== south ==
// enc_bundler_top
module enc_bundler_top(
	input  wire 						clk,
	input  wire 						nrst,
	input  wire 						bundling_features,
	input  wire [617-1:0]	bits_to_bundle,
	output logic 						encoded_bit
	);
	wire thresholded_bit;
	enc_bundler ENC_BUNDLER(
		.bundling_features					(bundling_features),
		.bits_to_bundle						(bits_to_bundle),
		.thresholded_bit					(thresholded_bit)
	);
	always_ff @(posedge clk or negedge nrst) begin
		if (!nrst) begin
			encoded_bit <= 1'b0;
		end
		else if (bundling_features) begin
			encoded_bit <= thresholded_bit;
		end
		else begin
			encoded_bit <= encoded_bit;
		end
	end
endmodule
Size: roughly 1700 cells after synthesis, roughly 1 flip-flops, about 0.017 mm^2 of cells after synthesis.
Settings: LEC_CHECK=0, ABC_AREA=1, CAP_MARGIN=20, CORE_MARGIN=2, CORE_UTILIZATION=72, CTS_CLUSTER_DIAMETER=313, CTS_CLUSTER_SIZE=76, PLACE_DENSITY=0.35, SETUP_SLACK_MARGIN=0.72, SLEW_MARGIN=20; clock period 5.2 ns.
run.sh (not shown) runs the stock make flow with config.mk's settings and CLKGATE_MAP_FILE=.
south: aborted in I/O pin placement (tool error)
Inputs modified between south and north:
- swapping 72 for 40 in CORE_UTILIZATION
- clearing ABC_AREA, which used to be 1
- clearing CTS_CLUSTER_SIZE, which used to be 76
- clearing SETUP_SLACK_MARGIN, which used to be 0.72
- clearing CTS_CLUSTER_DIAMETER, which used to be 313
- swapping 0.35 for 0.6 in PLACE_DENSITY
- swapping 5.2 for 12.5 in the clock period (ns, I/O delays scaled along)
==> comparison <==
The area fraction in compound gates of north exceeds that of south by 0.66 points. Compared with south, north shows a lower area after synthesis. north: all stages complete, timing, DRC and antenna checks passed. Going from south to north, net count of the mapped netlist moved down; multiplexer share of the synthesized area level; area of the core moved up; synthesized cell count moved down; number of cell instances after yosys synthesis moved down. Sort south and north by die outline area, ascending, and south comes first.

* * *

Setup of try-lagoon:
The RTL this note starts from:
==> flow/design.v <==
module enc_bundler(
	input wire 						bundling_features,
    input wire [617-1:0]	bits_to_bundle,
    output wire 					thresholded_bit
    );
	localparam integer ENCODING_BIT_THR = 6;
    logic [1:0] tree_add_lvl_0	[0:307];
    wire  [2:0] tree_add_lvl_1	[0:153];
    wire  [3:0] tree_add_lvl_2	[0:76];
    wire  [4:0] tree_add_lvl_3	[0:38];
    wire  [5:0] tree_add_lvl_4	[0:18];
    wire  [6:0] tree_add_lvl_5	[0:9];
    wire  [7:0] tree_add_lvl_6	[0:4];
    wire  [8:0] tree_add_lvl_7	[0:1];
    wire  [9:0] tree_add_lvl_8;
    wire  [9:0] accumulated_sum;
	always_comb begin
			for (int i = 0; i < 308; i++ ) begin
			  tree_add_lvl_0[i] = bits_to_bundle[2*i] + bits_to_bundle[(2*i)+1];
			end
	end
    for (genvar i = 0; i < 154; i++ ) begin
      assign tree_add_lvl_1[i] = tree_add_lvl_0[2*i] + tree_add_lvl_0[(2*i)+1];
    end
    for (genvar i = 0; i < 77; i++ ) begin
      assign tree_add_lvl_2[i] = tree_add_lvl_1[2*i] + tree_add_lvl_1[(2*i)+1];
    end
    for (genvar i = 0; i < 38; i++ ) begin
      assign tree_add_lvl_3[i] = tree_add_lvl_2[2*i] + tree_add_lvl_2[(2*i)+1];
    end
    assign tree_add_lvl_3[38] = tree_add_lvl_2[76] + bits_to_bundle[616];
    for (genvar i = 0; i < 19; i++ ) begin
      assign tree_add_lvl_4[i] = tree_add_lvl_3[2*i] + tree_add_lvl_3[(2*i)+1];
    end
    for (genvar i = 0; i < 9; i++ ) begin
      assign tree_add_lvl_5[i] = tree_add_lvl_4[2*i] + tree_add_lvl_4[(2*i)+1];
    end
    assign tree_add_lvl_5[9] = tree_add_lvl_4[18] + tree_add_lvl_3[38];
    for (genvar i = 0; i < 5; i++ ) begin
      assign tree_add_lvl_6[i] = tree_add_lvl_5[2*i] + tree_add_lvl_5[(2*i)+1];
    end
    for (genvar i = 0; i < 2; i++ ) begin
      assign tree_add_lvl_7[i] = tree_add_lvl_6[2*i] + tree_add_lvl_6[(2*i)+1];
    end
    assign tree_add_lvl_8 = tree_add_lvl_7[0] + tree_add_lvl_7[1];
    assign accumulated_sum = tree_add_lvl_8 + tree_add_lvl_6[4]; 
    assign thresholded_bit = (accumulated_sum > ENCODING_BIT_THR) ? 1'b1 : 1'b0;
endmodule  
module enc_bundler_top(
	input  wire 						clk,
	input  wire 						nrst,
	input  wire 						bundling_features,
	input  wire [617-1:0]	bits_to_bundle,
	output logic 						encoded_bit
	);
	wire thresholded_bit;
	enc_bundler ENC_BUNDLER(
		.bundling_features					(bundling_features),
		.bits_to_bundle						(bits_to_bundle),
		.thresholded_bit					(thresholded_bit)
	);
	always_ff @(posedge clk or negedge nrst) begin
		if (!nrst) begin
			encoded_bit <= 1'b0;
		end
		else if (bundling_features) begin
			encoded_bit <= thresholded_bit;
		end
		else begin
			encoded_bit <= encoded_bit;
		end
	end
endmodule
clock: 3.29 ns
lec_check: 0
abc_area: 1
cap_margin: 20
core_aspect_ratio: 0.5
core_margin: 2
core_utilization: 72
cts_cluster_diameter: 352
cts_cluster_size: 99
hold_slack_margin: 0.24
place_density: 0.6
setup_slack_margin: 0.97
slew_margin: 20
tns_end_percent: 10
No final results exist for try-lagoon, since it was stopped by error DPL-0038 during 3_5_place_dp.
Modified inputs, try-delta compared to try-lagoon
==> flow/config.mk <==
export PLATFORM = sky130hd
export DESIGN_NAME = enc_bundler_top
export DESIGN_NICKNAME = enc_bundler_top
export VERILOG_FILES = /design/flow/design.v
export SDC_FILE = /design/flow/constraint.sdc
export NUM_CORES = 4
export LEC_CHECK = 0
export ABC_AREA = 1
export CAP_MARGIN = 20
export CORE_MARGIN = 2
export CORE_UTILIZATION = 56
export CTS_CLUSTER_DIAMETER = 371
export CTS_CLUSTER_SIZE = 99
export PLACE_DENSITY_LB_ADDON = 0.16
export SLEW_MARGIN = 20
export TNS_END_PERCENT = 20
==> flow/constraint.sdc <==
create_clock -name core_clock -period 8.27 [get_ports {clk}]
set_input_delay 1.6540 -clock core_clock [delete_from_list [all_inputs] [get_ports {clk}]]
set_output_delay 1.6540 -clock core_clock [all_outputs]
set_load 0.01 [all_outputs]
Results
- The flow for try-delta finished, though final verification flagged setup timing.
- Measured against try-delta, the die size of try-lagoon comes out at 0.78 times the reference value.
- Reported for try-delta and try-lagoon, summed instance area of the synthesized netlist turned out identical to the last digit.
- From try-delta to try-lagoon, total cells reported by yosys after synthesis did not move at all.
- try-lagoon -> try-delta: core region area increased by more than a quarter
- Die height came out higher on try-delta than on try-lagoon.
- try-delta against try-lagoon: proportion of register bits with asynchronous set or reset after synthesis barely changed, floorplan die width now smaller.
### try-delta -> try-maple
==> flow/config.mk <==
export PLATFORM = sky130hd
export DESIGN_NAME = enc_bundler_top
export DESIGN_NICKNAME = enc_bundler_top
export VERILOG_FILES = /design/flow/design.v
export SDC_FILE = /design/flow/constraint.sdc
export NUM_CORES = 4
export LEC_CHECK = 0
export CAP_MARGIN = 20
export CORE_MARGIN = 2
export CORE_UTILIZATION = 66
export CTS_CLUSTER_SIZE = 72
export SLEW_MARGIN = 20
==> flow/constraint.sdc <==
create_clock -name core_clock -period 10.1 [get_ports {clk}]
set_input_delay 2.0200 -clock core_clock [delete_from_list [all_inputs] [get_ports {clk}]]
set_output_delay 2.0200 -clock core_clock [all_outputs]
set_load 0.01 [all_outputs]
--- outcome ---
- The flow ended early for try-maple: it failed with a tool error in 3_2_place_iop.
- The layout from try-delta, despite a flow that completed every stage, fails the layout checks, with the failing checks listed as setup timing.
- Net count after synthesis in try-maple is 35 below try-delta.
- Between try-maple and try-delta, the site row count is higher for try-delta.
- Between try-maple and try-delta, yosys cell count is higher for try-delta, try-maple comes in under that.
- Measured against each other, try-maple and try-delta differ in area after synthesis, the lower figure coming from try-maple.
- try-maple ends up with a die size that is about 15% lower than in try-delta.
[inputs] try-raven vs try-maple
--- a/flow/config.mk
+++ b/flow/config.mk
@@ -6,7 +6,9 @@
 export NUM_CORES = 4
 export LEC_CHECK = 0
+export ABC_AREA = 1
 export CAP_MARGIN = 20
 export CORE_MARGIN = 2
-export CORE_UTILIZATION = 66
-export CTS_CLUSTER_SIZE = 72
+export CORE_UTILIZATION = 70
+export CTS_CLUSTER_DIAMETER = 313
+export CTS_CLUSTER_SIZE = 76
 export SLEW_MARGIN = 20
==> flow/constraint.sdc <==
create_clock -name core_clock -period 5.2 [get_ports {clk}]
set_input_delay 1.0400 -clock core_clock [delete_from_list [all_inputs] [get_ports {clk}]]
set_output_delay 1.0400 -clock core_clock [all_outputs]
set_load 0.01 [all_outputs]
==> comparison <==
- 3_2_place_iop: try-raven exited with error
- Average cell area after synthesis (try-raven vs. try-maple) decreases slightly
- The sequential-to-total area share from yosys stat of try-raven and that of try-maple are within noise of each other.
- Against try-maple, synthesized cell count in try-raven rose by a few percent.
- ~same post-synthesis mux area share in try-raven and try-maple
[inputs] try-quartz vs try-raven
--- a/flow/config.mk
+++ b/flow/config.mk
@@ -6,9 +6,8 @@
 export NUM_CORES = 4
 export LEC_CHECK = 0
-export ABC_AREA = 1
 export CAP_MARGIN = 20
 export CORE_MARGIN = 2
-export CORE_UTILIZATION = 70
-export CTS_CLUSTER_DIAMETER = 313
-export CTS_CLUSTER_SIZE = 76
+export CORE_UTILIZATION = 58
+export CTS_CLUSTER_SIZE = 79
+export SETUP_SLACK_MARGIN = -0.45
 export SLEW_MARGIN = 20
==> flow/constraint.sdc <==
create_clock -name core_clock -period 6.53 [get_ports {clk}]
set_input_delay 1.3060 -clock core_clock [delete_from_list [all_inputs] [get_ports {clk}]]
set_output_delay 1.3060 -clock core_clock [all_outputs]
set_load 0.01 [all_outputs]
Findings:
Taking try-raven as the reference, in try-quartz instance tally after logic synthesis went down, die area went up, mux contribution to synthesized area did not really move. No crash in try-quartz: every stage finished, but the layout fails its final checks due to setup timing.
Setup changes, try-quartz to try-fjord
--- a/flow/config.mk
+++ b/flow/config.mk
@@ -7,7 +7,7 @@
 export LEC_CHECK = 0
 export CAP_MARGIN = 20
+export CELL_PAD_IN_SITES_GLOBAL_PLACEMENT = 2
 export CORE_MARGIN = 2
-export CORE_UTILIZATION = 58
-export CTS_CLUSTER_SIZE = 79
-export SETUP_SLACK_MARGIN = -0.45
+export CORE_UTILIZATION = 40
+export CTS_CLUSTER_DIAMETER = 198
 export SLEW_MARGIN = 20
==> flow/constraint.sdc <==
create_clock -name core_clock -period 12.5 [get_ports {clk}]
set_input_delay 2.5000 -clock core_clock [delete_from_list [all_inputs] [get_ports {clk}]]
set_output_delay 2.5000 -clock core_clock [all_outputs]
set_load 0.01 [all_outputs]
The run showing the smaller die size is try-quartz. Floorplan core density delta for try-fjord relative to try-quartz: 18 points lower. try-quartz and try-fjord ended up with nearly the same area used by multi-input combinational logic. Vertical extent of the die was higher in try-fjord than in try-quartz. Between try-quartz and try-fjord, the difference in design area is negligible. Looking at wire length of the first global-routing pass, try-fjord sits below try-quartz. When try-fjord is set beside try-quartz, its growth of design area from synthesis to finish turns out to be 0.33 points larger. In the flow results for try-quartz and try-fjord, the global routing usage summed across all routing layers is larger on try-quartz. try-fjord: done, clean on timing, DRC and antenna.
